## flow/design.v

```verilog
`timescale 1ns/100ps
module cordic_stage(clk, x_i, y_i, z_i, x_o, y_o, z_o, arctan);
  parameter z_width = 12; 
  parameter iter_width = 17;  	 
  parameter i=0;  		 
  input signed [z_width:0] arctan;
  input clk;
  input signed [iter_width:0] x_i, y_i;
  input signed [z_width:0] z_i;
  output [iter_width:0] x_o, y_o;
  output [z_width:0] z_o;
  reg d;
  reg signed [iter_width:0] x_o, x_next;
  reg signed [iter_width:0] y_o, y_next;
  reg signed [z_width:0] z_o, z_next;
  always @ (posedge clk)
    begin
      x_o <= x_next;
      y_o <= y_next;
      z_o <= z_next; 
    end
  always @(*)
    begin    
      d = (z_i[11] == 0) ? 0 : 1;
      if(d == 0) begin
        x_next = x_i - (y_i >>> i);
        y_next = y_i + (x_i >>> i);
        z_next = z_i - arctan;
      end
      else begin
        x_next = x_i + (y_i >>> i);
        y_next = y_i - (x_i >>> i);
        z_next = z_i + arctan;
      end
  end
endmodule
`timescale 1ns/100ps
module cordic_pipelined(clk, z0, xn, yn);
  parameter z_width = 12; 
  parameter iter_width = 17;   
  input clk;
  input signed [z_width:0] z0;
  output reg signed [iter_width:0] xn, yn;
  parameter N = 10;  
  reg [(N-1):0] d;
  wire signed [iter_width:0] x [N:0];
  wire signed [iter_width:0] y [N:0];
  wire signed [z_width:0] z [N:0];
  reg signed [z_width:0] z_start;
  assign x[0] = 'b01_0011_0110_1110_1001;   
  assign y[0] = 0;
  assign z[0] = z_start;
  reg [(N-1):0] flip;
  wire flip_in;
  assign flip_in = ((z0[z_width]==1) && (z0 < 'h1A60)) || 
   	((z0[z_width]==0) && (z0 > 'h05A0));    
  always @ (posedge clk)
    flip <= {flip[(N-2):0], flip_in};
  always @ (flip, x[N], y[N]) begin
    if (flip[N-1]) begin    
  	xn = ~( x[N]-1 );  
	yn = ~( y[N]-1 );  
    end
    else begin		 
	xn = x[N];	 
	yn = y[N];	 
    end
  end
  always @ (z0) begin
    if (((z0[z_width]==1) && (z0 < 'h1A60)) || 
   	((z0[z_width]==0) && (z0 > 'h05A0))) begin    
	if (z0[z_width] == 1) begin 			 
	    z_start = z0 + 'hB40; 	   
	end
	else begin
	    z_start = z0 - 'hB40;	   
	end
    end
    else begin
	z_start = z0; 
    end
  end
  wire signed [z_width:0] arctan [(N-1):0];
  assign arctan[0] = 'b0_0010_1101_0000;  
  assign arctan[1] = 'b0_0001_1010_1001;  
  assign arctan[2] = 'b0_0000_1110_0000;  
  assign arctan[3] = 'b0_0000_0111_0010;  
  assign arctan[4] = 'b0_0000_0011_1001;  
  assign arctan[5] = 'b0_0000_0001_1100;  
  assign arctan[6] = 'b0_0000_0000_1110;  
  assign arctan[7] = 'b0_0000_0000_0111;  
  assign arctan[8] = 'b0_0000_0000_0011;  
  assign arctan[9] = 'b0_0000_0000_0001;  
  genvar i;
  generate
    for(i=0; i<N; i=i+1)
      begin: stage_generate
        cordic_stage #(.i(i)) stage_i
        (
          .clk(clk), 
          .x_i(x[i]), .x_o(x[i+1]), 
          .y_i(y[i]), .y_o(y[i+1]), 
          .z_i(z[i]), .z_o(z[i+1]),
          .arctan(arctan[i])
        );
      end
  endgenerate
endmodule
```

## flow/constraint.sdc

```tcl
create_clock -name core_clock -period 3.54 [get_ports {clk}]
set_input_delay 0.7080 -clock core_clock [delete_from_list [all_inputs] [get_ports {clk}]]
set_output_delay 0.7080 -clock core_clock [all_outputs]
set_load 0.01 [all_outputs]
```

## flow/config.mk

```make
export PLATFORM = sky130hd
export DESIGN_NAME = cordic_pipelined
export DESIGN_NICKNAME = cordic_pipelined
export VERILOG_FILES = /design/flow/design.v
export SDC_FILE = /design/flow/constraint.sdc
export NUM_CORES = 4
export LEC_CHECK = 0
export CAP_MARGIN = 5
export CORE_MARGIN = 2
export CORE_UTILIZATION = 72
export PLACE_DENSITY = 0.67
export SETUP_SLACK_MARGIN = 1.0
export SLEW_MARGIN = 20
```

## flow/run.sh

```bash
#!/bin/bash
# the make line also repeats each setting of config.mk as NAME=value (left out here)
make -C /OpenROAD-flow-scripts/flow DESIGN_CONFIG=/design/flow/config.mk WORK_HOME=/design/flow/orfs CLKGATE_MAP_FILE= finish
```

==> results_dict.tcl, run 1 <==
# yosys + openroad results
set metrics [dict create \
    fp_util_pct 72.8 \
    dpl.hpwl_um 56300 \
    core_mm2 0.0395 \
    ys_sh_mux_pct 1.74 \
    placedCellCount 3808 \
    portBuffers 49 \
    numClockSinks 426 \
    cts_hold_buf 0 \
    die_h_um 204 \
    yosysTopAreaCellShare_pct 29.6 \
    yosysMostFrequentCell "dfxtp_1" \
    synth-seq-area-share_pct 29.6 \
    rows 73 \
    common_cells "dfxtp_1 (426), ha_1 (382), xnor2_1 (359)" \
    syn_inst 3243 \
    synth_async_sr_flop_share_pct 0 \
    gp_congestion 0.935 \
    ys_sh_adder_pct 18.5 \
    yosys_register_bits 426 \
    edf_count 0 \
    yosysUniqueCellTypes 76 \
    avgSynthCellArea_um2 8.87 \
    clock_tree.root_cell "clkbuf_16" \
    die_w_um 204 \
    largest_area_cell "dfxtp_1" \
    fp.dieArea_mm2 0.0416 \
    yosysCellCount 3243 \
    grtUsageTotal_pct 68.6 \
    cts.path.max_buffers 3 \
    netlist_area_mm2 0.0288 \
    synthTopCellsByArea "dfxtp_1 (30%), ha_1 (17%), xnor2_1 (11%)" \
    io_pins 50 \
    ys.flop_type "dfxtp_1" \
    synth_nets 3666 \
    cts-buffers-inserted 46 \
    failed_stage "global routing" \
    synthAoiAreaFrac_pct 17.2 \
    yosysWarnings 11 \
    htreeDepth 2 \
    ys_area_mm2 0.0288 \
    xor_area_share_pct 15.9 \
    error_line "[ERROR GRT-0232] Routing congestion too high. Check the congestion heatmap in the GUI." \
    grt_overflow_total 7 \
    status "did not finish" \
    synthTopLogicFamily "adder cells" \
    synth.cellmix.simpleShare_pct 13.7 \
]
==> timing repair <==
item | CTS
pin swaps | 185
cloned | 3
resized | 366
buffers inserted | 151
setup endpoints to repair | 215
==> layer usage <==
layer | GRT overflow | track usage, %
met1 | 0 | 66.9
met2 | 1 | 91.6
met3 | 1 | 47.9
met4 | 5 | 68.3
met5 | 0 | 18.2
==> metrics by stage <==
stage	setup TNS, ns	utilization, %	cell area, µm²	setup WS [ns]
floorplan	0	-	30200	0.349
global placement	-0.230	78.9	31200	-0.122
detailed placement	-0.539	78.9	31200	-0.216
CTS	0	88.5	35000	0.166
==> inputs of run 2 (changes only) <==
CAP_MARGIN = 0   (was 5)
CORE_UTILIZATION = 70   (was 72)
CTS_CLUSTER_SIZE = 62   (was unset)
HOLD_SLACK_MARGIN = -0.08   (was unset)
PLACE_DENSITY = unset   (was 0.67)
SETUP_SLACK_MARGIN = unset   (was 1.0)
clock period = 3.69 ns   (was 3.54 ns; I/O delays follow)
==> run 2 against run 1 <==
  * Now clean on timing, DRC and antenna
  * Synthesized area is the same
  * Synthesized cell count did not move
  * Die area rose by 2.8%
==> results_dict.tcl, run 2 <==
# metrics dict for downstream scripts
set metrics [dict create \
    ys_sh_mux_pct 1.74 \
    wire_per_inst_um 17.8 \
    fin_area_mm2 0.0322 \
    portBuffers 49 \
    hp-start "flip[1]" \
    fin_nets 3784 \
    fin_crit_ns 3.55 \
    slew_headroom_pct 44.0 \
    edf_count 0 \
    synth_nets 3666 \
    numClockSinks 426 \
    synth.cellmix.simpleShare_pct 13.7 \
    fp_util_pct 70.6 \
    critPathKind "flip-flop to flip-flop" \
    insertedDiodeCount 0 \
    ff_latch_area_mm2 0.00853 \
    reg2reg_depth 15 \
    htreeDepth 2 \
    grt_overflow_total 0 \
    worst_pin_slew_ns 0.835 \
    cts_setup_buffers 0 \
    drt-met1-wl_um 29600 \
    synthTopLogicFamily "adder cells" \
    clk_latency_ns 0.59 \
    core_mm2 0.0407 \
    crit_chain "inv_1 > ha_1 > nand2b_1 > or4_1 > nand2_1 > xnor2_1 > ha_1 > a2111oi_2 > o21ai_1 > a31o_2 > nand2_1 > o2111ai_1 > a31o_2 > a21oi_1 > xnor2_1" \
    rr_startpoint "stage_generate[6].stage_i.y_o[8]" \
    ys_sh_adder_pct 18.5 \
    cts_tree "yes" \
    ys_area_mm2 0.0288 \
    placed_area_mm2 0.0303 \
    path_buffers 1 \
    io_pins 50 \
    crit_path_start "stage_generate[6].stage_i.y_o[8]" \
    hold_slack_ns 0.326 \
    cp_slowest_cell "or4_1" \
    placedCellCount 3843 \
    yosysWarnings 11 \
    worstHoldPathType "flip-flop to flip-flop" \
    syn_inst 3243 \
    crit_required_ns 4.20 \
    status "timing/DRC/antenna clean" \
    final-comb-area_mm2 0.0195 \
    clock_tree.root_cell "clkbuf_16" \
    syn2layout_area_growth_pct 11.8 \
    warnings 41 \
    clock_skew_ns 0.0141 \
    largest_area_cell "dfxtp_1" \
    synth-seq-area-share_pct 29.6 \
    grt_max_degree 32 \
    fin_util_pct 79.0 \
    yosysMostFrequentCell "dfxtp_1" \
    cts-buffers-inserted 48 \
    crit_family "AND-OR/OR-AND gates" \
    wirelength_um 70100 \
    yosysUniqueCellTypes 76 \
    die_w_um 207 \
    wl_met3_um 3100 \
    dpl.hpwl_um 54400 \
    viasPerCell 5.98 \
    maxCapViolCount 0 \
    setup.worst_path.end_class "flip-flop" \
    antenna_found_initial 0 \
    crit_path_end "stage_generate[7].stage_i.x_o[17]" \
    synth_async_sr_flop_share_pct 0 \
    drc 0 \
    cp_slowest_stage_delay_ns 0.50 \
    fin_cells 3932 \
    cts_hold_buf 0 \
    min_to "flip[2]" \
    dr.max_layer_used "met4" \
    die_h_um 207 \
    ys.flop_type "dfxtp_1" \
    r2r-end "stage_generate[7].stage_i.x_o[17]" \
    fillCellCount 2754 \
    synthAoiAreaFrac_pct 17.2 \
    netlist_area_mm2 0.0288 \
    path_max_fanout 4 \
    crit_cells 15 \
    yosysTopAreaCellShare_pct 29.6 \
    common_cells "dfxtp_1 (426), ha_1 (382), xnor2_1 (359)" \
    cts.clk_slew.worst_paths_ns 0.06 \
    ant_nets 0 \
    grt_pass1_vias 23200 \
    route.met2.wl_um 34900 \
    hold_depth 0 \
    cts.path.max_buffers 3 \
    finalCritPeriodShare_pct 96.2 \
    hold_viol_final 0 \
    grtUsageTotal_pct 32.5 \
    drv_slew 0 \
    r2r_setup_slack_ns 0.14 \
    arrival_ns 4.06 \
    grt_pass1_wl_um 113000 \
    gp_congestion 0.963 \
    avgSynthCellArea_um2 8.87 \
    worstSetupStartpointType "flip-flop" \
    rows 74 \
    fp.dieArea_mm2 0.0427 \
    yosys_register_bits 426 \
    drt_iter0_drc 1462 \
    xor_area_share_pct 15.9 \
    fmax_mhz 282 \
    num_vias 23500 \
    drtPass1Iterations 5 \
    yosysCellCount 3243 \
    synthTopCellsByArea "dfxtp_1 (30%), ha_1 (17%), xnor2_1 (11%)" \
    finalSetupViolations 0 \
]
[run 2: stage by stage]
stage	setup TNS (ns)	worst slack (ns)
after global routing	-0.0767	-0.0319
after CTS	-0.326	-0.163
after detailed placement	-0.876	-0.276
after global placement	-0.669	-0.262
final	0	0.140
after floorplan	0	0.165
[run 2: metal layers]
metal,vias to the layer above,GRT usage (%)
li1,11600,-
met1,11100,38.9
met2,582,59.3
met3,184,3.74
met4,0,12.8
met5,-,0
[run 2: final cells by class]
type | count | share of cell area, %
multi-input combinational | 2560 | 60.6
sequential | 426 | 26.5
inverter | 204 | 2.38
clock buffer | 64 | 4.27
clock inverter | 25 | 0.953
tap | 532 | 2.07
timing repair buffer | 121 | 3.20
[run 2: repair_timing]
| action | in CTS | in global routing |
|---|---|---|
| cloned | 0 | 0 |
| resized | 6 | 62 |
| pin swaps | 0 | 6 |
| setup endpoints to repair | 10 | 32 |
==> inputs of run 3 (changes only) <==
ABC_AREA = 1   (was unset)
CAP_MARGIN = 20   (was 0)
CORE_UTILIZATION = 58   (was 70)
CTS_CLUSTER_DIAMETER = 195   (was unset)
CTS_CLUSTER_SIZE = unset   (was 62)
HOLD_SLACK_MARGIN = unset   (was -0.08)
SETUP_SLACK_MARGIN = 0.09   (was unset)
clock period = 2.72 ns   (was 3.69 ns; I/O delays follow)
==> run 3 against run 2 <==
  * Critical path depth increased by 1
  * Count of clock-buffer cells in the layout decreased by 2
  * Highest routed layer unchanged
  * Setup slack got worse by 0.68 ns
  * Global-route usage decreased by 2.0 points
  * Now fails the layout checks on negative setup slack
  * Non-clock buffer count increased by 573
  * Critical path type unchanged
==> results_dict.tcl, run 3 <==
# metrics dict for downstream scripts
set metrics [dict create \
    synthAoiAreaFrac_pct 14.6 \
    synthTopCellsByArea "dfxtp_1 (29%), ha_1 (16%), xor2_1 (12%)" \
    hold_slack_ns 0.327 \
    crit_chain "inv_2 > buf_4 > nand3_4 > buf_4 > nand2_1 > xor2_1 > ha_1 > a21oi_1 > nand2_1 > a21boi_1 > buf_4 > o21ai_2 > nand2_1 > buf_4 > nand2_2 > xor2_2" \
    crit_path_end "stage_generate[5].stage_i.y_o[10]" \
    arrival_ns 3.72 \
    route.met2.wl_um 49300 \
    ys_area_mm2 0.0291 \
    clock_tree.root_cell "clkbuf_16" \
    cts-buffers-inserted 48 \
    numClockSinks 426 \
    yosysTopAreaCellShare_pct 29.3 \
    setup.worst_path.end_class "flip-flop" \
    ys_sh_adder_pct 18.3 \
    placed_area_mm2 0.0338 \
    netlist_area_mm2 0.0291 \
    crit_cells 16 \
    grt_pass1_vias 27600 \
    clk_latency_ns 0.62 \
    syn_inst 3710 \
    warnings 43 \
    drc 0 \
    ant_nets 0 \
    insertedDiodeCount 0 \
    num_vias 29600 \
    yosys_register_bits 426 \
    portBuffers 49 \
    drt_iter0_drc 2045 \
    hold_depth 0 \
    die_h_um 228 \
    fin_nets 4847 \
    cts_tree "yes" \
    path_buffers 5 \
    hp-start "flip[5]" \
    ys_sh_mux_pct 0 \
    fin_crit_ns 3.26 \
    synthTopLogicFamily "adder cells" \
    r2r_setup_slack_ns -0.54 \
    htreeDepth 2 \
    cts.clk_slew.worst_paths_ns 0.06 \
    grt_pass1_wl_um 132000 \
    violations "negative setup slack" \
    syn2layout_area_growth_pct 43.1 \
    crit_path_start "stage_generate[4].stage_i.x_o[5]" \
    worstSetupStartpointType "flip-flop" \
    drtPass1Iterations 5 \
    yosysUniqueCellTypes 48 \
    dr.max_layer_used "met4" \
    dpl.hpwl_um 62700 \
    gp_congestion 0.989 \
    path_max_fanout 4 \
    edf_count 0 \
    crit_required_ns 3.18 \
    rows 82 \
    largest_area_cell "dfxtp_1" \
    crit_top_cell "buf_4" \
    grtUsageTotal_pct 30.5 \
    fin_area_mm2 0.0416 \
    io_pins 50 \
    yosysMostFrequentCell "nand2_1" \
    min_to "flip[6]" \
    place_ws_ns -0.345 \
    grt_overflow_total 0 \
    cts_hold_buf 0 \
    fp_util_pct 58.3 \
    clock_skew_ns 0.0393 \
    hold_viol_final 0 \
    reg2reg_depth 16 \
    cp_slowest_cell "ha_1" \
    xor_area_share_pct 15.9 \
    cp_slowest_stage_delay_ns 0.38 \
    fin_ws_ns -0.537 \
    ys.flop_type "dfxtp_1" \
    synth_async_sr_flop_share_pct 0 \
    wl_met3_um 5330 \
    finalCritPeriodShare_pct 120 \
    fillCellCount 2896 \
    core_mm2 0.0499 \
    wirelength_um 99200 \
    status "failed layout checks" \
    rr_startpoint "stage_generate[4].stage_i.x_o[5]" \
    fp.dieArea_mm2 0.0519 \
    cts.path.max_buffers 3 \
    finalSetupViolations 42 \
    drv_slew 0 \
    viasPerCell 5.76 \
    rsz0062_at_grt "true" \
    yosysWarnings 11 \
    grt_max_degree 24 \
    die_w_um 228 \
    maxCapViolCount 0 \
    fmax_mhz 307 \
    antenna_found_initial 0 \
    critPathKind "flip-flop to flip-flop" \
    common_cells "nand2_1 (612), dfxtp_1 (426), a21oi_1 (411)" \
    r2r-end "stage_generate[5].stage_i.y_o[10]" \
    worst_pin_slew_ns 0.554 \
    synth.cellmix.simpleShare_pct 16.4 \
    synth_nets 4133 \
    yosysCellCount 3710 \
    wire_per_inst_um 19.3 \
    synth-seq-area-share_pct 29.3 \
    avgSynthCellArea_um2 7.84 \
    drt-met1-wl_um 38000 \
    worstHoldPathType "flip-flop to flip-flop" \
    crit_family "buffers and inverters" \
    slew_headroom_pct 62.6 \
]
## run 3: layer usage
layer / track usage (%) / vias to the layer above
li1: - / 13800
met1: 37.3 / 14000
met2: 55.4 / 1188
met3: 3.10 / 530
met4: 11.1 / 0
met5: 0 / -
## run 3: stage by stage
stage | setup TNS [ns] | utilization, % | instances
final | -7.07 | 83.4 | 5132
after global routing | -13.19 | 83.4 | 5132
after CTS | -0.719 | 74.9 | 5017
after detailed placement | -7.72 | 67.8 | 4855
after global placement | -4.17 | 67.8 | 4855
after floorplan | 0 | - | 3710
## run 3: area by class of cell
cell class / count / area, µm² / area share (%)
clock inverter: 24 / 270 / 0.650
multi-input combinational: 2872 / 23400 / 56.4
tap: 672 / 841 / 2.02
clock buffer: 62 / 1330 / 3.21
sequential: 426 / 8650 / 20.8
timing repair buffer: 694 / 5580 / 13.4
inverter: 382 / 1470 / 3.53
## run 3: what timing repair did
item / CTS / global route
gates resized: 518 / 856
pin swaps: 211 / 448
endpoints found under the setup margin: 135 / 168
buffers inserted: 80 / 123
==> inputs of run 4 (changes only) <==
CELL_PAD_IN_SITES_DETAIL_PLACEMENT = 2   (was unset)
CORE_ASPECT_RATIO = 1.23   (was unset)
CORE_UTILIZATION = 40   (was 58)
CTS_CLUSTER_DIAMETER = 150   (was 195)
HOLD_SLACK_MARGIN = 0.21   (was unset)
PLACE_DENSITY = 0.36   (was unset)
SETUP_SLACK_MARGIN = 0.81   (was 0.09)
SLEW_MARGIN = 15   (was 20)
clock period = 5.0 ns   (was 2.72 ns; I/O delays follow)
==> run 4 against run 3 <==
  * Now clean on timing, DRC and antenna
  * Utilization decreased by 38 points
  * Setup slack improved by 1.5 ns
  * Critical endpoint is now yn[16]
  * Largest cell class unchanged
==> results_dict.tcl, run 4 <==
# metrics dict for downstream scripts
set metrics [dict create \
    status "timing/DRC/antenna clean" \
    arrival_ns 3.01 \
    clock_tree.root_cell "clkbuf_16" \
    slew_headroom_pct 36.8 \
    rows 109 \
    crit_family "buffers and inverters" \
    yosysWarnings 11 \
    cts_tree "yes" \
    fin_util_pct 45.1 \
    crit_cells 8 \
    drtPass1Iterations 4 \
    dpl.hpwl_um 80900 \
    io_pins 50 \
    netlist_area_mm2 0.0291 \
    r2r-end "stage_generate[9].stage_i.y_o[16]" \
    maxCapViolCount 0 \
    worst_pin_slew_ns 0.937 \
    cp_slowest_cell "dfxtp_2" \
    yosysMostFrequentCell "nand2_1" \
    crit_path_start "flip[9]" \
    fin_nets 4220 \
    viasPerCell 5.37 \
    ys_area_mm2 0.0291 \
    ys_sh_mux_pct 0 \
    fin_ws_ns 0.991 \
    hp-start "flip[6]" \
    hold_viol_final 0 \
    yosysTopAreaCellShare_pct 29.3 \
    grtUsageTotal_pct 26.1 \
    cts_hold_buf 0 \
    common_cells "nand2_1 (612), dfxtp_1 (426), a21oi_1 (411)" \
    crit_required_ns 4.00 \
    drv_slew 0 \
    yosysCellCount 3710 \
    gp_congestion 0.899 \
    warnings 40 \
    portBuffers 49 \
    rsz0062_at_grt "false" \
    worstHoldPathType "flip-flop to flip-flop" \
    synthTopLogicFamily "adder cells" \
    fp_util_pct 40.4 \
    hold_depth 0 \
    crit_path_end "yn[16]" \
    synth_nets 4133 \
    die_h_um 303 \
    xor_area_share_pct 15.9 \
    grt_pass1_wl_um 156000 \
    rr_startpoint "stage_generate[8].stage_i.z_o[11]" \
    largest_area_cell "dfxtp_1" \
    num_vias 25600 \
    place_ws_ns 1.04 \
    grt_pass1_vias 29300 \
    worstSetupStartpointType "flip-flop" \
    placedCellCount 4682 \
    fin_cells 4777 \
    numClockSinks 426 \
    cp_slowest_stage_delay_ns 0.57 \
    path_max_fanout 16 \
    setup.worst_path.end_class "output port" \
    clk_latency_ns 0.62 \
    wirelength_um 97600 \
    min_to "flip[7]" \
    syn_inst 3710 \
    synth.cellmix.simpleShare_pct 16.4 \
    fin_setup_tns_ns 0 \
    finalSetupViolations 0 \
    synthAoiAreaFrac_pct 14.6 \
    core_mm2 0.0719 \
    cts.clk_slew.worst_paths_ns 0.06 \
    ys.flop_type "dfxtp_1" \
    synthTopCellsByArea "dfxtp_1 (29%), ha_1 (16%), xor2_1 (12%)" \
    fp.dieArea_mm2 0.0749 \
    path_buffers 4 \
    clock_skew_ns 0.0190 \
    fin_area_mm2 0.0324 \
    reg2reg_depth 12 \
    finalCritPeriodShare_pct 80.2 \
    r2r_setup_slack_ns 1.23 \
    fmax_mhz 249 \
    syn2layout_area_growth_pct 11.5 \
    crit_chain "clkinvlp_4 > buf_4 > buf_4 > a31oi_1 > o21bai_1 > nor2_1 > xnor2_1 > clkdlybuf4s50_1" \
    placed_area_mm2 0.0307 \
    yosysUniqueCellTypes 48 \
    cts.path.max_buffers 3 \
    synth_async_sr_flop_share_pct 0 \
    htreeDepth 2 \
    yosys_register_bits 426 \
    critPathKind "flip-flop to output port" \
    synth-seq-area-share_pct 29.3 \
    avgSynthCellArea_um2 7.84 \
    drt_iter0_drc 687 \
    drc 0 \
    die_w_um 247 \
    antenna_found_initial 2 \
    grt_overflow_total 0 \
    ant_nets 0 \
    ys_sh_adder_pct 18.3 \
    insertedDiodeCount 0 \
    hold_slack_ns 0.322 \
    crit_top_cell "buf_4" \
    grt_max_degree 29 \
    cts-buffers-inserted 50 \
    edf_count 0 \
    fin_crit_ns 4.01 \
    wire_per_inst_um 20.4 \
]
==> run 4: area by class of cell <==
class                           instances  area (µm²)
Inverter                              382        1440
Tap cell                              943        1180
Multi-Input combinational cell       2872       19000
Timing Repair inverter                  1        7.51
Clock buffer                           70        1440
Sequential cell                       426        8530
Fill cell                            8179       39500
Timing Repair Buffer                   64         603
Clock inverter                         19         236
==> run 4: repair_timing <==
item                                    in CTS  in global routing
endpoints found under the setup margin       4                  2
cloned                                       0                  1
setup buffers                                0                  5
resized                                      1                  5
==> run 4: layer usage <==
metal	GRT usage [%]	vias up	part of all wire (%)
li1	-	12600	-
met1	27.6	12700	39
met2	52.3	254	55
met3	3.02	176	2.1
met4	9.45	2	3.6
met5	0	-	0.013
==> inputs of run 5 (changes only) <==
CELL_PAD_IN_SITES_DETAIL_PLACEMENT = unset   (was 2)
CORE_ASPECT_RATIO = unset   (was 1.23)
CORE_UTILIZATION = 72   (was 40)
CTS_CLUSTER_DIAMETER = 230   (was 150)
HOLD_SLACK_MARGIN = unset   (was 0.21)
PLACE_DENSITY = unset   (was 0.36)
SETUP_SLACK_MARGIN = unset   (was 0.81)
SLEW_MARGIN = 20   (was 15)
clock period = 4.69 ns   (was 5.0 ns; I/O delays follow)
==> run 5 against run 4 <==
  * Utilization is 35 points higher
  * Register-to-register slack worse by 0.37 ns
  * Cell area is 2.1% lower
  * Sequential share of layout area is 0.55 points higher
==> results_dict.tcl, run 5 <==
# metrics dict for downstream scripts
set metrics [dict create \
    status "timing/DRC/antenna clean" \
    hold_viol_final 0 \
    dpl.hpwl_um 59300 \
    ant_nets 0 \
    insertedDiodeCount 0 \
    hold_depth 0 \
    crit_required_ns 3.75 \
    antenna_found_initial 0 \
    fin_crit_ns 4.18 \
    drc 0 \
    arrival_ns 3.24 \
    cts_resized 0 \
    synth_nets 4133 \
    grt_max_degree 29 \
    fin_setup_tns_ns 0 \
    cts.path.max_buffers 3 \
    reg2reg_depth 12 \
    ys_sh_mux_pct 0 \
    setup.worst_path.end_class "output port" \
    portBuffers 49 \
    grt_pass1_vias 25400 \
    crit_cells 6 \
    yosysMostFrequentCell "nand2_1" \
    largest_area_cell "dfxtp_1" \
    syn_inst 3710 \
    ys_area_mm2 0.0291 \
    yosys_register_bits 426 \
    wirelength_um 74900 \
    rsz0062_at_grt "false" \
    cts_tree "yes" \
    cts-buffers-inserted 47 \
    ys_sh_adder_pct 18.3 \
    num_vias 25800 \
    crit_path_end "yn[16]" \
    finalSetupViolations 0 \
    syn2layout_area_growth_pct 9.21 \
    fin_nets 4207 \
    numClockSinks 426 \
    core_mm2 0.0398 \
    fin_util_pct 79.7 \
    path_buffers 2 \
    drt_iter0_drc 2238 \
    htreeDepth 2 \
    cts_setup_buffers 0 \
    die_h_um 205 \
    synthAoiAreaFrac_pct 14.6 \
    fmax_mhz 239 \
    grt_overflow_total 0 \
    yosysUniqueCellTypes 48 \
    synth.cellmix.simpleShare_pct 16.4 \
    finalCritPeriodShare_pct 89.1 \
    netlist_area_mm2 0.0291 \
    drtPass1Iterations 9 \
    cp_slowest_cell "dfxtp_1" \
    yosysWarnings 11 \
    ys.flop_type "dfxtp_1" \
    clock_skew_ns 0.0254 \
    gp_congestion 0.990 \
    rows 73 \
    warnings 40 \
    io_pins 50 \
    drv_slew 0 \
    worstHoldPathType "flip-flop to flip-flop" \
    synthTopCellsByArea "dfxtp_1 (29%), ha_1 (16%), xor2_1 (12%)" \
    slew_headroom_pct 38.3 \
    crit_family "buffers and inverters" \
    hp-start "stage_generate[4].stage_i.z_o[1]" \
    cts_hold_buf 0 \
    cp_slowest_stage_delay_ns 0.71 \
    grtUsageTotal_pct 35.4 \
    clock_tree.root_cell "clkbuf_16" \
    rr_startpoint "stage_generate[3].stage_i.z_o[11]" \
    r2r_setup_slack_ns 0.86 \
    common_cells "nand2_1 (612), dfxtp_1 (426), a21oi_1 (411)" \
    path_max_fanout 21 \
    synthTopLogicFamily "adder cells" \
    cts.clk_slew.worst_paths_ns 0.06 \
    synth-seq-area-share_pct 29.3 \
    synth_async_sr_flop_share_pct 0 \
    crit_path_start "flip[9]" \
    worstSetupStartpointType "flip-flop" \
    viasPerCell 5.94 \
    yosysTopAreaCellShare_pct 29.3 \
    crit_chain "inv_1 > a31oi_1 > o21bai_1 > nor2_1 > xnor2_1 > clkdlybuf4s50_1" \
    r2r-end "stage_generate[4].stage_i.y_o[16]" \
    worst_pin_slew_ns 0.925 \
    maxCapViolCount 0 \
    xor_area_share_pct 15.9 \
    edf_count 0 \
    wire_per_inst_um 17.2 \
    yosysCellCount 3710 \
    grt_pass1_wl_um 121000 \
    clk_latency_ns 0.61 \
    avgSynthCellArea_um2 7.84 \
    critPathKind "flip-flop to output port" \
    fp.dieArea_mm2 0.0420 \
    min_to "stage_generate[5].stage_i.z_o[1]" \
    die_w_um 205 \
    fp_util_pct 73.0 \
]
## run 5: layout make-up
| class | count | area (µm²) |
|---|---|---|
| Tap cell | 525 | 657 |
| Clock inverter | 21 | 253 |
| Timing Repair Buffer | 55 | 536 |
| Fill cell | 2733 | 8080 |
| Inverter | 382 | 1430 |
| Clock buffer | 66 | 1360 |
| Multi-Input combinational cell | 2872 | 19000 |
| Sequential cell | 426 | 8530 |
## run 5: per-stage QoR
step	setup slack, ns	std cells	instance area, µm²	hold slack, ns
6_report	0.511	4347	31700	0.324
5_1_grt	0.335	4347	31700	0.330
4_1_cts	0.555	4347	31700	0.325
3_5_place_dp	0.967	4260	30100	0.312
3_3_place_gp	1.00	4260	30100	0.310
2_1_floorplan	1.71	3710	29100	0.310
## run 5: per-layer routing
metal	GRT usage (%)	part of all wire (%)
met1	44.4	42
met2	61.7	48
met3	4.22	6.4
met4	14.3	3.7
met5	0	0
==> inputs of run 6 (changes only) <==
ABC_AREA = unset   (was 1)
CTS_CLUSTER_DIAMETER = 29   (was 230)
CTS_CLUSTER_SIZE = 36   (was unset)
SETUP_SLACK_MARGIN = 0.5   (was unset)
clock period = 3.62 ns   (was 4.69 ns; I/O delays follow)
==> run 6 against run 5 <==
  * The run now fails in global routing
  * Synthesized area is 1.0% lower
  * Die area is 1.0% lower
  * Synthesized cell count is 13% lower
==> results_dict.tcl, run 6 <==
# yosys + openroad results
set metrics [dict create \
    status "did not finish" \
    failed_stage "global routing" \
    error_line "[ERROR GRT-0232] Routing congestion too high. Check the congestion heatmap in the GUI." \
    dpl.hpwl_um 55700 \
    portBuffers 49 \
    cts.path.max_buffers 3 \
    xor_area_share_pct 15.9 \
    yosys_register_bits 426 \
    htreeDepth 3 \
    rows 73 \
    synth-seq-area-share_pct 29.6 \
    edf_count 0 \
    largest_area_cell "dfxtp_1" \
    grt_overflow_total 5331 \
    ys_sh_adder_pct 18.5 \
    yosysTopAreaCellShare_pct 29.6 \
    fp_util_pct 72.8 \
    synth_nets 3666 \
    synthTopLogicFamily "adder cells" \
    ys_area_mm2 0.0288 \
    die_w_um 204 \
    avgSynthCellArea_um2 8.87 \
    yosysUniqueCellTypes 76 \
    yosysCellCount 3243 \
    cts_hold_buf 0 \
    synth.cellmix.simpleShare_pct 13.7 \
    grtUsageTotal_pct 105 \
    synth_async_sr_flop_share_pct 0 \
    gp_congestion 0.962 \
    ys.flop_type "dfxtp_1" \
    cts-buffers-inserted 87 \
    fp.dieArea_mm2 0.0416 \
    clock_tree.root_cell "clkbuf_16" \
    place_ws_ns -0.125 \
    synthAoiAreaFrac_pct 17.2 \
    synthTopCellsByArea "dfxtp_1 (30%), ha_1 (17%), xnor2_1 (11%)" \
    core_mm2 0.0395 \
    io_pins 50 \
    syn_inst 3243 \
    netlist_area_mm2 0.0288 \
    die_h_um 204 \
    common_cells "dfxtp_1 (426), ha_1 (382), xnor2_1 (359)" \
    yosysWarnings 11 \
    ys_sh_mux_pct 1.74 \
    numClockSinks 426 \
    yosysMostFrequentCell "dfxtp_1" \
]
## run 6: metrics by stage
stage          hold WS [ns]  utilization, %  cells  cell area, µm²
2_1_floorplan         0.310               -   3243           28900
3_3_place_gp          0.310            76.9   3837           30400
3_5_place_dp          0.313            76.9   3837           30400
4_1_cts               0.330            91.4   4137           36200
## run 6: metal layers
| layer | GRT usage, % | overflow |
|---|---|---|
| met5 | 34.8 | 5 |
| met3 | 71.4 | 30 |
| met1 | 89.0 | 47 |
| met4 | 121 | 942 |
| met2 | 151 | 4307 |
## run 6: what timing repair did
| item | CTS |
|---|---|
| endpoints found under the setup margin | 105 |
| resized | 410 |
| gates cloned | 1 |
| setup buffers | 136 |
| pin swaps | 182 |
==> inputs of run 7 (changes only) <==
CTS_CLUSTER_DIAMETER = 141   (was 29)
CTS_CLUSTER_SIZE = unset   (was 36)
PLACE_DENSITY_LB_ADDON = 0.26   (was unset)
SETUP_SLACK_MARGIN = 0.96   (was 0.5)
clock period = 3.32 ns   (was 3.62 ns; I/O delays follow)
==> run 7 against run 6 <==
  * The flow again stops in global routing
  * Synthesized cell count stayed put
  * Synthesized area did not move
  * Die area unchanged
==> results_dict.tcl, run 7 <==
# yosys + openroad results
set metrics [dict create \
    dpl.hpwl_um 57100 \
    numClockSinks 426 \
    netlist_area_mm2 0.0288 \
    yosysUniqueCellTypes 76 \
    placedCellCount 3847 \
    largest_area_cell "dfxtp_1" \
    clock_tree.root_cell "clkbuf_16" \
    place_ws_ns -0.353 \
    synthAoiAreaFrac_pct 17.2 \
    failed_stage "global routing" \
    ys.flop_type "dfxtp_1" \
    cts.path.max_buffers 3 \
    die_h_um 204 \
    synthTopCellsByArea "dfxtp_1 (30%), ha_1 (17%), xnor2_1 (11%)" \
    io_pins 50 \
    yosysWarnings 11 \
    cts-buffers-inserted 46 \
    xor_area_share_pct 15.9 \
    portBuffers 49 \
    syn_inst 3243 \
    error_line "[ERROR DPL-0038] Utilization greater than 100%, impossible to legalize" \
    synthTopLogicFamily "adder cells" \
    fp.dieArea_mm2 0.0416 \
    synth.cellmix.simpleShare_pct 13.7 \
    yosysTopAreaCellShare_pct 29.6 \
    status "did not finish" \
    yosys_register_bits 426 \
    yosysCellCount 3243 \
    synth_async_sr_flop_share_pct 0 \
    synth_nets 3666 \
    edf_count 0 \
    htreeDepth 2 \
    core_mm2 0.0395 \
    fp_util_pct 72.8 \
    synth-seq-area-share_pct 29.6 \
    ys_sh_mux_pct 1.74 \
    yosysMostFrequentCell "dfxtp_1" \
    ys_area_mm2 0.0288 \
    gp_congestion 0.962 \
    die_w_um 204 \
    rows 73 \
    common_cells "dfxtp_1 (426), ha_1 (382), xnor2_1 (359)" \
    ys_sh_adder_pct 18.5 \
    avgSynthCellArea_um2 8.87 \
]
-- run 7: what timing repair did --
item	in CTS
hold buffers	0
gates cloned	0
pin swaps	242
resized	415
endpoints found under the setup margin	244
setup buffers	148
-- run 7: per-stage QoR --
step / setup TNS [ns] / area (µm²) / util, %
global placement: -1.09 / 31700 / 80.1
CTS: 0 / 35700 / 90.4
detailed placement: -1.38 / 31700 / 80.1
floorplan: 0 / 30300 / -
==> inputs of run 8 (changes only) <==
CTS_CLUSTER_DIAMETER = 343   (was 141)
PLACE_DENSITY = 0.65   (was unset)
PLACE_DENSITY_LB_ADDON = unset   (was 0.26)
SETUP_SLACK_MARGIN = 1.03   (was 0.96)
clock period = 3.5 ns   (was 3.32 ns; I/O delays follow)
==> run 8 against run 7 <==
  * The flow again stops in global routing
  * Die area unchanged
  * Synthesized area unchanged
  * Synthesized cell count unchanged
==> results_dict.tcl, run 8 <==
# yosys + openroad results
set metrics [dict create \
    die_w_um 204 \
    yosysCellCount 3243 \
    status "did not finish" \
    yosysMostFrequentCell "dfxtp_1" \
    largest_area_cell "dfxtp_1" \
    cts-buffers-inserted 46 \
    numClockSinks 426 \
    clock_tree.root_cell "clkbuf_16" \
    dpl.hpwl_um 56100 \
    ys_sh_mux_pct 1.74 \
    fp.dieArea_mm2 0.0416 \
    synth_async_sr_flop_share_pct 0 \
    ys_area_mm2 0.0288 \
    synthTopLogicFamily "adder cells" \
    portBuffers 49 \
    syn_inst 3243 \
    failed_stage "global routing" \
    netlist_area_mm2 0.0288 \
    htreeDepth 2 \
    edf_count 0 \
    error_line "[ERROR GRT-0232] Routing congestion too high. Check the congestion heatmap in the GUI." \
    grtUsageTotal_pct 73.6 \
    core_mm2 0.0395 \
    fp_util_pct 72.8 \
    ys_sh_adder_pct 18.5 \
    ys.flop_type "dfxtp_1" \
    yosysUniqueCellTypes 76 \
    placedCellCount 3813 \
    yosys_register_bits 426 \
    yosysTopAreaCellShare_pct 29.6 \
    synthTopCellsByArea "dfxtp_1 (30%), ha_1 (17%), xnor2_1 (11%)" \
    xor_area_share_pct 15.9 \
    yosysWarnings 11 \
    rows 73 \
    synth.cellmix.simpleShare_pct 13.7 \
    cts.path.max_buffers 3 \
    avgSynthCellArea_um2 8.87 \
    synthAoiAreaFrac_pct 17.2 \
    gp_congestion 0.936 \
    io_pins 50 \
    die_h_um 204 \
    synth_nets 3666 \
    common_cells "dfxtp_1 (426), ha_1 (382), xnor2_1 (359)" \
    synth-seq-area-share_pct 29.6 \
    grt_overflow_total 17 \
]
[run 8: per-stage QoR]
stage               util, %  worst slack, ns  instance area, µm²
floorplan                 -            0.309               30300
CTS                    89.7           0.0772               35500
global placement       79.3           -0.156               31400
detailed placement     79.3           -0.234               31400
[run 8: repair_timing]
| action | CTS |
|---|---|
| endpoints found under the setup margin | 223 |
| hold buffers | 0 |
| cloned | 1 |
| gates resized | 363 |
| pin swaps | 201 |
| setup buffers | 185 |
[run 8: layer usage]
layer  GRT overflow  track usage, %
met1              0            70.6
met2              3            93.1
met3              3            58.5
met4             10            73.8
met5              1            29.3
==> inputs of run 9 (changes only) <==
ABC_AREA = 1   (was unset)
CTS_CLUSTER_DIAMETER = unset   (was 343)
PLACE_DENSITY = 0.39   (was 0.65)
SETUP_SLACK_MARGIN = unset   (was 1.03)
clock period = 4.48 ns   (was 3.5 ns; I/O delays follow)
==> run 9 against run 8 <==
  * The run now finishes clean
  * Synthesized cell count up 14%
  * Synthesized area is 1.0% higher
  * Die area rose by 1.0%
==> results_dict.tcl, run 9 <==
# metrics dict for downstream scripts
set metrics [dict create \
    cts_resized 0 \
    ys_area_mm2 0.0291 \
    die_h_um 205 \
    crit_path_start "flip[9]" \
    arrival_ns 2.88 \
    ys_sh_mux_pct 0 \
    min_to "stage_generate[2].stage_i.z_o[3]" \
    rr_startpoint "stage_generate[3].stage_i.z_o[11]" \
    yosysUniqueCellTypes 48 \
    grt_max_degree 29 \
    clock_tree.root_cell "clkbuf_16" \
    slew_headroom_pct 46.5 \
    hold_viol_final 0 \
    fin_setup_tns_ns 0 \
    numClockSinks 426 \
    cts.path.max_buffers 3 \
    clock_skew_ns 0.0265 \
    rsz0062_at_grt "false" \
    fp_util_pct 73.0 \
    status "timing/DRC/antenna clean" \
    portBuffers 49 \
    avgSynthCellArea_um2 7.84 \
    setup.worst_path.end_class "output port" \
    synthAoiAreaFrac_pct 14.6 \
    wire_per_inst_um 17.6 \
    syn_inst 3710 \
    route.met2.wl_um 36700 \
    synthTopLogicFamily "adder cells" \
    r2r_setup_slack_ns 0.89 \
    grt_pass1_vias 25500 \
    cts.clk_slew.worst_paths_ns 0.06 \
    cp_slowest_stage_delay_ns 0.56 \
    ant_nets 0 \
    fin_nets 4214 \
    syn2layout_area_growth_pct 9.32 \
    finalCritPeriodShare_pct 84.2 \
    die_w_um 205 \
    synth_async_sr_flop_share_pct 0 \
    cts-buffers-inserted 47 \
    cts_hold_buf 0 \
    drt-met1-wl_um 32300 \
    wl_met3_um 4810 \
    common_cells "nand2_1 (612), dfxtp_1 (426), a21oi_1 (411)" \
    crit_family "buffers and inverters" \
    ff_latch_area_mm2 0.00853 \
    fmax_mhz 265 \
    drv_slew 0 \
    clk_latency_ns 0.61 \
    maxCapViolCount 0 \
    drt_iter0_drc 2117 \
    critPathKind "flip-flop to output port" \
    crit_chain "buf_4 > inv_1 > a31oi_1 > o21bai_1 > nor2_1 > xnor2_1 > clkdlybuf4s50_1" \
    dpl.hpwl_um 59200 \
    path_max_fanout 21 \
    grtUsageTotal_pct 36.0 \
    crit_required_ns 3.58 \
    grt_pass1_wl_um 124000 \
    fillCellCount 2676 \
    ys_sh_adder_pct 18.3 \
    crit_path_end "yn[16]" \
    antenna_found_initial 1 \
    r2r-end "stage_generate[4].stage_i.y_o[16]" \
    worst_pin_slew_ns 0.802 \
    gp_congestion 0.966 \
    synth_nets 4133 \
    edf_count 0 \
    yosys_register_bits 426 \
    xor_area_share_pct 15.9 \
    core_mm2 0.0398 \
    hp-start "stage_generate[1].stage_i.z_o[3]" \
    viasPerCell 5.95 \
    path_buffers 3 \
    ys.flop_type "dfxtp_1" \
    htreeDepth 2 \
    synthTopCellsByArea "dfxtp_1 (29%), ha_1 (16%), xor2_1 (12%)" \
    crit_cells 7 \
    num_vias 25900 \
    yosysMostFrequentCell "nand2_1" \
    hold_depth 0 \
    drtPass1Iterations 6 \
    reg2reg_depth 13 \
    finalSetupViolations 0 \
    fp.dieArea_mm2 0.0420 \
    rows 73 \
    drc 0 \
    cts_tree "yes" \
    yosysWarnings 11 \
    cp_slowest_cell "clkdlybuf4s50_1" \
    synth-seq-area-share_pct 29.3 \
    worstHoldPathType "flip-flop to flip-flop" \
    largest_area_cell "dfxtp_1" \
    netlist_area_mm2 0.0291 \
    worstSetupStartpointType "flip-flop" \
    yosysCellCount 3710 \
    yosysTopAreaCellShare_pct 29.3 \
    io_pins 50 \
    final-comb-area_mm2 0.0190 \
    wirelength_um 76500 \
    fin_crit_ns 3.77 \
    dr.max_layer_used "met4" \
    grt_overflow_total 0 \
    warnings 40 \
    synth.cellmix.simpleShare_pct 16.4 \
    cts_setup_buffers 0 \
]
## run 9: metal layers
metal,up-vias,track usage (%)
met5,-,0
met4,0,15.0
met3,205,4.72
met2,1014,62.8
met1,12100,44.8
li1,12600,-
## run 9: stage by stage
step	std cells	util [%]	worst slack, ns	area (µm²)	hold slack, ns
2_1_floorplan	3710	-	1.50	29100	0.310
3_3_place_gp	4267	75.8	0.849	30200	0.310
3_5_place_dp	4267	75.8	0.781	30200	0.312
4_1_cts	4353	79.8	0.714	31800	0.325
5_1_grt	4353	79.8	0.527	31800	0.332
6_report	4354	79.8	0.708	31800	0.324
## run 9: layout make-up
cell class                      instances  area share, %
Antenna cell                            1        0.00787
Clock buffer                           65           4.26
Multi-Input combinational cell       2872           59.7
Clock inverter                         21          0.744
Inverter                              382           4.51
Timing Repair Buffer                   62           1.85
Tap cell                              525           2.07
Sequential cell                       426           26.8
==> inputs of run 10 (changes only) <==
ABC_AREA = 0   (was 1)
CAP_MARGIN = 0   (was 20)
CORE_ASPECT_RATIO = 1.11   (was unset)
CORE_UTILIZATION = 50   (was 72)
CTS_CLUSTER_SIZE = 11   (was unset)
MIN_ROUTING_LAYER = met2   (was unset)
PLACE_DENSITY = unset   (was 0.39)
PLACE_DENSITY_LB_ADDON = 0.0   (was unset)
SETUP_SLACK_MARGIN = 0.18   (was unset)
clock period = 5.02 ns   (was 4.48 ns; I/O delays follow)
==> run 10 against run 9 <==
  * Cell area down 0.48%
  * Still clean on timing, DRC and antenna
  * Hold slack worse by 0.0038 ns
  * Wire length down 5.9%
  * Global-route usage down 0.40 points
==> results_dict.tcl, run 10 <==
# metrics dict for downstream scripts
set metrics [dict create \
    maxCapViolCount 0 \
    synth-seq-area-share_pct 29.6 \
    syn2layout_area_growth_pct 9.93 \
    clk_latency_ns 0.61 \
    drv_slew 0 \
    hp-start "flip[5]" \
    edf_count 0 \
    ant_nets 0 \
    cts_tree "yes" \
    fmax_mhz 232 \
    clock_skew_ns 0.0150 \
    r2r_setup_slack_ns 0.70 \
    crit_required_ns 5.50 \
    clock_tree.root_cell "clkbuf_16" \
    io_pins 50 \
    yosysMostFrequentCell "dfxtp_1" \
    crit_chain "nor4_1 > nor4b_1 > a21oi_1 > xor2_1 > ha_1 > and4_1 > and2_1 > o21ai_0 > o21ai_1 > or4_1 > a31o_1 > a21oi_1 > xnor3_1" \
    path_buffers 0 \
    yosysWarnings 11 \
    crit_path_end "stage_generate[4].stage_i.x_o[17]" \
    yosysCellCount 3243 \
    rr_startpoint "stage_generate[3].stage_i.y_o[7]" \
    synthTopCellsByArea "dfxtp_1 (30%), ha_1 (17%), xnor2_1 (11%)" \
    fp.dieArea_mm2 0.0595 \
    crit_cells 13 \
    grt_overflow_total 0 \
    path_max_fanout 5 \
    portBuffers 49 \
    largest_area_cell "dfxtp_1" \
    yosys_register_bits 426 \
    slew_headroom_pct 28.1 \
    critPathKind "flip-flop to flip-flop" \
    r2r-end "stage_generate[4].stage_i.x_o[17]" \
    placedCellCount 4003 \
    viasPerCell 7.83 \
    grt_max_degree 37 \
    setup.worst_path.end_class "flip-flop" \
    warnings 38 \
    min_to "flip[6]" \
    crit_family "simple AND/OR/NAND/NOR gates" \
    fin_setup_tns_ns 0 \
    hold_depth 0 \
    cts_resized 0 \
    fin_cells 4083 \
    cts.path.max_buffers 3 \
    cp_slowest_stage_delay_ns 0.88 \
    synth_async_sr_flop_share_pct 0 \
    crit_top_cell "a21oi_1" \
    avgSynthCellArea_um2 8.87 \
    yosysUniqueCellTypes 76 \
    status "timing/DRC/antenna clean" \
    worstHoldPathType "flip-flop to flip-flop" \
    grt_pass1_wl_um 114000 \
    grt_pass1_vias 33200 \
    drtPass1Iterations 9 \
    common_cells "dfxtp_1 (426), ha_1 (382), xnor2_1 (359)" \
    antenna_found_initial 0 \
    reg2reg_depth 13 \
    insertedDiodeCount 0 \
    fp_util_pct 50.6 \
    hold_viol_final 0 \
    gp_congestion 0.918 \
    die_w_um 232 \
    cp_slowest_cell "nor4b_1" \
    wire_per_inst_um 17.6 \
    drt_iter0_drc 4827 \
    synth.cellmix.simpleShare_pct 13.7 \
    drc 0 \
    synthTopLogicFamily "adder cells" \
    dpl.hpwl_um 56400 \
    num_vias 32000 \
    fillCellCount 5245 \
    die_h_um 257 \
    syn_inst 3243 \
    synth_nets 3666 \
    netlist_area_mm2 0.0288 \
    finalCritPeriodShare_pct 86.0 \
    arrival_ns 4.79 \
    crit_path_start "stage_generate[3].stage_i.y_o[7]" \
    finalSetupViolations 0 \
    cts_hold_buf 0 \
    yosysTopAreaCellShare_pct 29.6 \
    rows 92 \
    fin_crit_ns 4.32 \
    core_mm2 0.0569 \
    synthAoiAreaFrac_pct 17.2 \
    worst_pin_slew_ns 1.08 \
    cts_setup_buffers 0 \
    htreeDepth 2 \
    cts-buffers-inserted 50 \
    numClockSinks 426 \
    cts.clk_slew.worst_paths_ns 0.06 \
    xor_area_share_pct 15.9 \
    fin_nets 3726 \
    ys_sh_mux_pct 1.74 \
    worstSetupStartpointType "flip-flop" \
    ys.flop_type "dfxtp_1" \
    ys_sh_adder_pct 18.5 \
    rsz0062_at_grt "false" \
    grtUsageTotal_pct 35.6 \
    wirelength_um 72000 \
    hold_slack_ns 0.321 \
    ys_area_mm2 0.0288 \
]
run 10: per-layer routing:
layer / wire, µm / vias to the layer above / track usage (%)
met5: 351 / - / 6.33
met4: 5420 / 15 / 5.43
met3: 26600 / 780 / 44.6
met2: 39600 / 8283 / 45.9
met1: 0 / 11500 / -
li1: - / 11400 / -
run 10: through the flow:
stage,util [%],cell area [µm²],setup slack [ns]
final,55.6,31600,0.705
after global routing,55.6,31600,0.498
after CTS,55.6,31600,0.806
after detailed placement,52.9,30100,0.429
after global placement,52.9,30100,0.420
after floorplan,-,28800,1.23
run 10: layout make-up:
cell class	count	area, µm²	share of cell area [%]
clock buffer	64	1360	4.31
clock inverter	16	183	0.578
inverter	204	766	2.42
multi-input combinational	2560	19300	60.9
sequential	426	8530	27.0
tap	752	941	2.97
timing repair buffer	61	581	1.84
==> inputs of run 11 (changes only) <==
ABC_AREA = unset   (was 0)
CAP_MARGIN = 20   (was 0)
CORE_ASPECT_RATIO = unset   (was 1.11)
CORE_UTILIZATION = 70   (was 50)
CTS_CLUSTER_SIZE = 36   (was 11)
MIN_ROUTING_LAYER = unset   (was met2)
PLACE_DENSITY_LB_ADDON = 0.08   (was 0.0)
SETUP_SLACK_MARGIN = 1.06   (was 0.18)
clock period = 3.62 ns   (was 5.02 ns; I/O delays follow)
==> run 11 against run 10 <==
  * The flow now stops in global routing
  * Synthesized cell count unchanged
  * Die area decreased by 28%
  * Synthesized area unchanged
==> results_dict.tcl, run 11 <==
# yosys + openroad results
set metrics [dict create \
    grtUsageTotal_pct 67.6 \
    cts_hold_buf 0 \
    fp.dieArea_mm2 0.0427 \
    cts-buffers-inserted 44 \
    dpl.hpwl_um 55800 \
    clock_tree.root_cell "clkbuf_16" \
    status "did not finish" \
    largest_area_cell "dfxtp_1" \
    synth_nets 3666 \
    ys_sh_mux_pct 1.74 \
    cts.path.max_buffers 3 \
    rows 74 \
    numClockSinks 426 \
    io_pins 50 \
    htreeDepth 2 \
    yosysCellCount 3243 \
    ys.flop_type "dfxtp_1" \
    yosysWarnings 11 \
    synth_async_sr_flop_share_pct 0 \
    synthAoiAreaFrac_pct 17.2 \
    die_w_um 207 \
    edf_count 0 \
    failed_stage "global routing" \
    error_line "[ERROR GRT-0232] Routing congestion too high. Check the congestion heatmap in the GUI." \
    yosys_register_bits 426 \
    placed_area_mm2 0.0312 \
    synthTopCellsByArea "dfxtp_1 (30%), ha_1 (17%), xnor2_1 (11%)" \
    die_h_um 207 \
    xor_area_share_pct 15.9 \
    netlist_area_mm2 0.0288 \
    yosysMostFrequentCell "dfxtp_1" \
    yosysUniqueCellTypes 76 \
    common_cells "dfxtp_1 (426), ha_1 (382), xnor2_1 (359)" \
    fp_util_pct 70.6 \
    grt_overflow_total 12 \
    ys_area_mm2 0.0288 \
    core_mm2 0.0407 \
    avgSynthCellArea_um2 8.87 \
    portBuffers 49 \
    yosysTopAreaCellShare_pct 29.6 \
    synth-seq-area-share_pct 29.6 \
    syn_inst 3243 \
    synthTopLogicFamily "adder cells" \
    synth.cellmix.simpleShare_pct 13.7 \
    gp_congestion 0.945 \
    ys_sh_adder_pct 18.5 \
]
-- run 11: layer usage --
layer / overflow / GRT usage (%)
met1: 0 / 64.8
met2: 4 / 88.8
met3: 0 / 50.5
met4: 8 / 66.3
met5: 0 / 25.1
-- run 11: through the flow --
step	util, %	setup WS (ns)	cells	hold slack, ns
detailed placement	76.5	-0.136	3808	0.312
global placement	76.5	-0.0867	3808	0.310
floorplan	-	0.429	3243	0.310
CTS	86.3	0.252	4056	0.324
-- run 11: timing repair --
item                       4_1_cts
pin swaps                      209
buffers inserted               171
cloned                           1
resized                        386
setup endpoints to repair      211
==> inputs of run 12 (changes only) <==
CORE_UTILIZATION = 40   (was 70)
CTS_CLUSTER_SIZE = unset   (was 36)
PLACE_DENSITY_LB_ADDON = unset   (was 0.08)
SETUP_SLACK_MARGIN = unset   (was 1.06)
clock period = 3.41 ns   (was 3.62 ns; I/O delays follow)
==> run 12 against run 11 <==
  * The run now finishes clean
  * Synthesized cell count stayed put
  * Die area is 73% higher
  * Synthesized area stayed put
==> results_dict.tcl, run 12 <==
# metrics dict for downstream scripts
set metrics [dict create \
    status "timing/DRC/antenna clean" \
    crit_chain "inv_2 > ha_4 > nand2b_4 > or4_4 > nor4_4 > a21oi_2 > xnor2_1 > ha_1 > a21o_1 > a21oi_2 > nor2b_2 > a41o_1 > a211o_1 > a31o_2 > a21oi_2 > xnor2_1" \
    yosysTopAreaCellShare_pct 29.6 \
    fin_cells 4529 \
    synthTopCellsByArea "dfxtp_1 (30%), ha_1 (17%), xnor2_1 (11%)" \
    ys_sh_adder_pct 18.5 \
    wire_per_inst_um 14.1 \
    critPathKind "flip-flop to flip-flop" \
    clock_skew_ns 0.0360 \
    worst_pin_slew_ns 0.558 \
    hp-start "flip[5]" \
    yosys_register_bits 426 \
    cts_hold_buf 0 \
    warnings 40 \
    edf_count 0 \
    clk_latency_ns 0.60 \
    cp_slowest_stage_delay_ns 0.56 \
    placedCellCount 4427 \
    synth_async_sr_flop_share_pct 0 \
    finalSetupViolations 0 \
    portBuffers 49 \
    viasPerCell 5.05 \
    grt-busiest-layer "met2" \
    antenna_found_initial 0 \
    crit_path_start "stage_generate[4].stage_i.x_o[6]" \
    cp_slowest_cell "or4_4" \
    setup.worst_path.end_class "flip-flop" \
    crit_required_ns 3.94 \
    io_pins 50 \
    grt_max_degree 34 \
    slew_headroom_pct 62.6 \
    min_to "flip[6]" \
    fin_crit_ns 3.35 \
    clock_tree.root_cell "clkbuf_16" \
    fin_setup_tns_ns 0 \
    rows 98 \
    num_vias 22900 \
    drc 0 \
    cts_tree "yes" \
    r2r_setup_slack_ns 0.06 \
    ant_nets 0 \
    cts.clk_slew.worst_paths_ns 0.06 \
    drtPass1Iterations 5 \
    placed_area_mm2 0.0321 \
    met2_usage_pct 32.0 \
    netlist_area_mm2 0.0288 \
    grtUsageTotal_pct 17.0 \
    reg2reg_depth 16 \
    finalCritPeriodShare_pct 98.3 \
    fin_nets 3965 \
    ys_area_mm2 0.0288 \
    fp_util_pct 40.3 \
    synthAoiAreaFrac_pct 17.2 \
    crit_top_cell "a21oi_2" \
    crit_path_end "stage_generate[5].stage_i.y_o[17]" \
    maxCapViolCount 0 \
    syn_inst 3243 \
    ys.flop_type "dfxtp_1" \
    die_w_um 272 \
    fp.dieArea_mm2 0.0741 \
    die_h_um 272 \
    gp_congestion 0.859 \
    grt_use_met3_pct 2.63 \
    crit_cells 16 \
    dpl.hpwl_um 51800 \
    path_buffers 1 \
    fmax_mhz 298 \
    numClockSinks 426 \
    cts.path.max_buffers 3 \
    r2r-end "stage_generate[5].stage_i.y_o[17]" \
    xor_area_share_pct 15.9 \
    hold_viol_final 0 \
    arrival_ns 3.88 \
    worstSetupStartpointType "flip-flop" \
    common_cells "dfxtp_1 (426), ha_1 (382), xnor2_1 (359)" \
    crit_family "AND-OR/OR-AND gates" \
    synthTopLogicFamily "adder cells" \
    core_mm2 0.0714 \
    yosysUniqueCellTypes 76 \
    grt_overflow_total 0 \
    use_met1_pct 19.1 \
    yosysMostFrequentCell "dfxtp_1" \
    hold_depth 0 \
    ys_sh_mux_pct 1.74 \
    grt_pass1_vias 21900 \
    insertedDiodeCount 0 \
    fin_area_mm2 0.0345 \
    drt_iter0_drc 822 \
    syn2layout_area_growth_pct 19.8 \
    yosysCellCount 3243 \
    drv_slew 0 \
    synth.cellmix.simpleShare_pct 13.7 \
    path_max_fanout 2 \
    rsz0062_at_grt "true" \
    grt_pass1_wl_um 104000 \
    rr_startpoint "stage_generate[4].stage_i.x_o[6]" \
    avgSynthCellArea_um2 8.87 \
    fin_util_pct 48.3 \
    worstHoldPathType "flip-flop to flip-flop" \
    htreeDepth 2 \
    synth-seq-area-share_pct 29.6 \
    yosysWarnings 11 \
    wirelength_um 64100 \
    largest_area_cell "dfxtp_1" \
    synth_nets 3666 \
    cts-buffers-inserted 49 \
]
==> run 12: through the flow <==
step	hold WS, ns	worst slack, ns
after floorplan	0.310	-0.0495
after global routing	0.331	-0.118
after detailed placement	0.312	-0.439
final	0.310	0.0590
after global placement	0.310	-0.404
after CTS	0.311	0.00142
==> run 12: area by class of cell <==
class,count,area [µm²]
tap,950,1190
clock buffer,69,1420
fill,6862,36900
sequential,426,8550
inverter,204,766
multi-input combinational,2560,19900
timing repair buffer,301,2400
clock inverter,19,246
==> run 12: layer usage <==
layer,vias up,share of wire (%)
met1,10500,43
li1,12000,-
met5,-,0
met2,242,51
met4,0,3.3
met3,113,2.9
==> run 12: timing repair <==
item	4_1_cts	5_1_grt
pin swaps	3	49
hold endpoints to repair	0	0
setup endpoints to repair	22	55
gates resized	45	127
buffers inserted	2	12
==> inputs of run 13 (changes only) <==
ABC_AREA = 1   (was unset)
CORE_UTILIZATION = 65   (was 40)
CTS_CLUSTER_SIZE = 94   (was unset)
clock period = 2.84 ns   (was 3.41 ns; I/O delays follow)
==> run 13 against run 12 <==
  * Global-route usage up 16 points
  * Largest cell class unchanged
  * Count of clock-buffer cells in the layout down 10
  * Hold slack better by 0.017 ns
  * Critical path depth up 1
  * Setup slack worse by 0.22 ns
  * Now fails the layout checks on negative setup slack
  * Register-to-register slack worse by 0.22 ns
  * Cell count up 6.1%
  * Wire length up 33%
==> results_dict.tcl, run 13 <==
# metrics dict for downstream scripts
set metrics [dict create \
    insertedDiodeCount 0 \
    cts.path.max_buffers 3 \
    critPathKind "flip-flop to flip-flop" \
    drt_iter0_drc 2189 \
    final-comb-area_mm2 0.0208 \
    synth_nets 4133 \
    drc 0 \
    drtPass1Iterations 6 \
    setup.worst_path.end_class "flip-flop" \
    gp_congestion 0.994 \
    worstHoldPathType "flip-flop to flip-flop" \
    yosysMostFrequentCell "nand2_1" \
    clk_latency_ns 0.58 \
    antenna_found_initial 0 \
    worstSetupStartpointType "flip-flop" \
    synthTopCellsByArea "dfxtp_1 (29%), ha_1 (16%), xor2_1 (12%)" \
    rr_startpoint "stage_generate[4].stage_i.y_o[8]" \
    fillCellCount 2647 \
    grtUsageTotal_pct 33.4 \
    cts_tree "yes" \
    min_to "flip[1]" \
    common_cells "nand2_1 (612), dfxtp_1 (426), a21oi_1 (411)" \
    htreeDepth 2 \
    synthTopLogicFamily "adder cells" \
    hold_viol_final 0 \
    viasPerCell 5.81 \
    ant_nets 0 \
    synthAoiAreaFrac_pct 14.6 \
    cts-buffers-inserted 47 \
    num_vias 27900 \
    rows 77 \
    edf_count 0 \
    rsz0062_at_grt "true" \
    yosysCellCount 3710 \
    ff_latch_area_mm2 0.00860 \
    crit_family "simple AND/OR/NAND/NOR gates" \
    ys.flop_type "dfxtp_1" \
    cp_slowest_cell "ha_2" \
    r2r-end "stage_generate[5].stage_i.x_o[16]" \
    synth_async_sr_flop_share_pct 0 \
    path_max_fanout 4 \
    crit_chain "inv_2 > nand2_2 > nor2_2 > buf_4 > nand4_1 > nor3_2 > nor2_1 > xor2_1 > ha_2 > a21oi_2 > o21ai_1 > a21oi_2 > o21ai_2 > a21oi_2 > nor2_1 > nor2_1 > xor2_1" \
    synth-seq-area-share_pct 29.3 \
    yosysTopAreaCellShare_pct 29.3 \
    ys_sh_adder_pct 18.3 \
    crit_path_start "stage_generate[4].stage_i.y_o[8]" \
    fp_util_pct 65.7 \
    clock_tree.root_cell "clkbuf_16" \
    maxCapViolCount 0 \
    finalCritPeriodShare_pct 106 \
    fp.dieArea_mm2 0.0464 \
    crit_cells 17 \
    reg2reg_depth 17 \
    largest_area_cell "dfxtp_1" \
    r2r_setup_slack_ns -0.16 \
    cts.clk_slew.worst_paths_ns 0.06 \
    fin_nets 4598 \
    violations "negative setup slack" \
    wire_per_inst_um 17.8 \
    die_w_um 215 \
    fmax_mhz 333 \
    finalSetupViolations 19 \
    netlist_area_mm2 0.0291 \
    hold_depth 0 \
    synth.cellmix.simpleShare_pct 16.4 \
    io_pins 50 \
    yosysWarnings 11 \
    yosys_register_bits 426 \
    path_buffers 2 \
    avgSynthCellArea_um2 7.84 \
    warnings 42 \
    xor_area_share_pct 15.9 \
    numClockSinks 426 \
    fin_area_mm2 0.0368 \
    syn2layout_area_growth_pct 26.5 \
    placed_area_mm2 0.0326 \
    die_h_um 215 \
    hp-start "flip[0]" \
    core_mm2 0.0442 \
    cp_slowest_stage_delay_ns 0.36 \
    grt_overflow_total 0 \
    drv_slew 0 \
    clock_skew_ns 0.0165 \
    grt_max_degree 29 \
    grt_pass1_wl_um 129000 \
    fin_ws_ns -0.163 \
    yosysUniqueCellTypes 48 \
    crit_path_end "stage_generate[5].stage_i.x_o[16]" \
    crit_required_ns 3.34 \
    ys_area_mm2 0.0291 \
    fin_crit_ns 3.00 \
    dpl.hpwl_um 61300 \
    grt_pass1_vias 27300 \
    wirelength_um 85500 \
    arrival_ns 3.50 \
    status "failed layout checks" \
    ys_sh_mux_pct 0 \
    portBuffers 49 \
    syn_inst 3710 \
]
[run 13: through the flow]
| stage | instances | TNS [ns] | setup WS (ns) | util (%) | hold WS [ns] |
|---|---|---|---|---|---|
| after global placement | 4632 | -1.04 | -0.171 | 73.7 | 0.310 |
| after CTS | 4751 | -0.200 | -0.0950 | 78.9 | 0.328 |
| after detailed placement | 4632 | -3.22 | -0.231 | 73.7 | 0.313 |
| after floorplan | 3710 | 0 | 0.0449 | - | 0.310 |
| final | 4805 | -1.06 | -0.163 | 83.1 | 0.328 |
| after global routing | 4805 | -5.73 | -0.299 | 83.1 | 0.331 |
[run 13: routing by layer]
layer	part of all wire, %	vias to the layer above	global-route usage (%)
met5	0	-	0
met4	4.6	0	13.3
met3	5.7	332	3.81
met2	49	1095	60.2
met1	40	13100	40.5
li1	-	13400	-
[run 13: area by class of cell]
class | count | area share, %
tap | 592 | 2.01
timing repair inverter | 1 | 0.0204
clock inverter | 28 | 0.905
timing repair buffer | 445 | 9.52
inverter | 382 | 3.94
multi-input combinational | 2872 | 56.6
sequential | 426 | 23.4
clock buffer | 59 | 3.60
[run 13: repair_timing]
item                       4_1_cts  5_1_grt
setup endpoints to repair       69      123
pin swaps                       48      168
hold buffers                     0        0
buffers inserted                33       55
resized                        193      442
cloned                           0        1
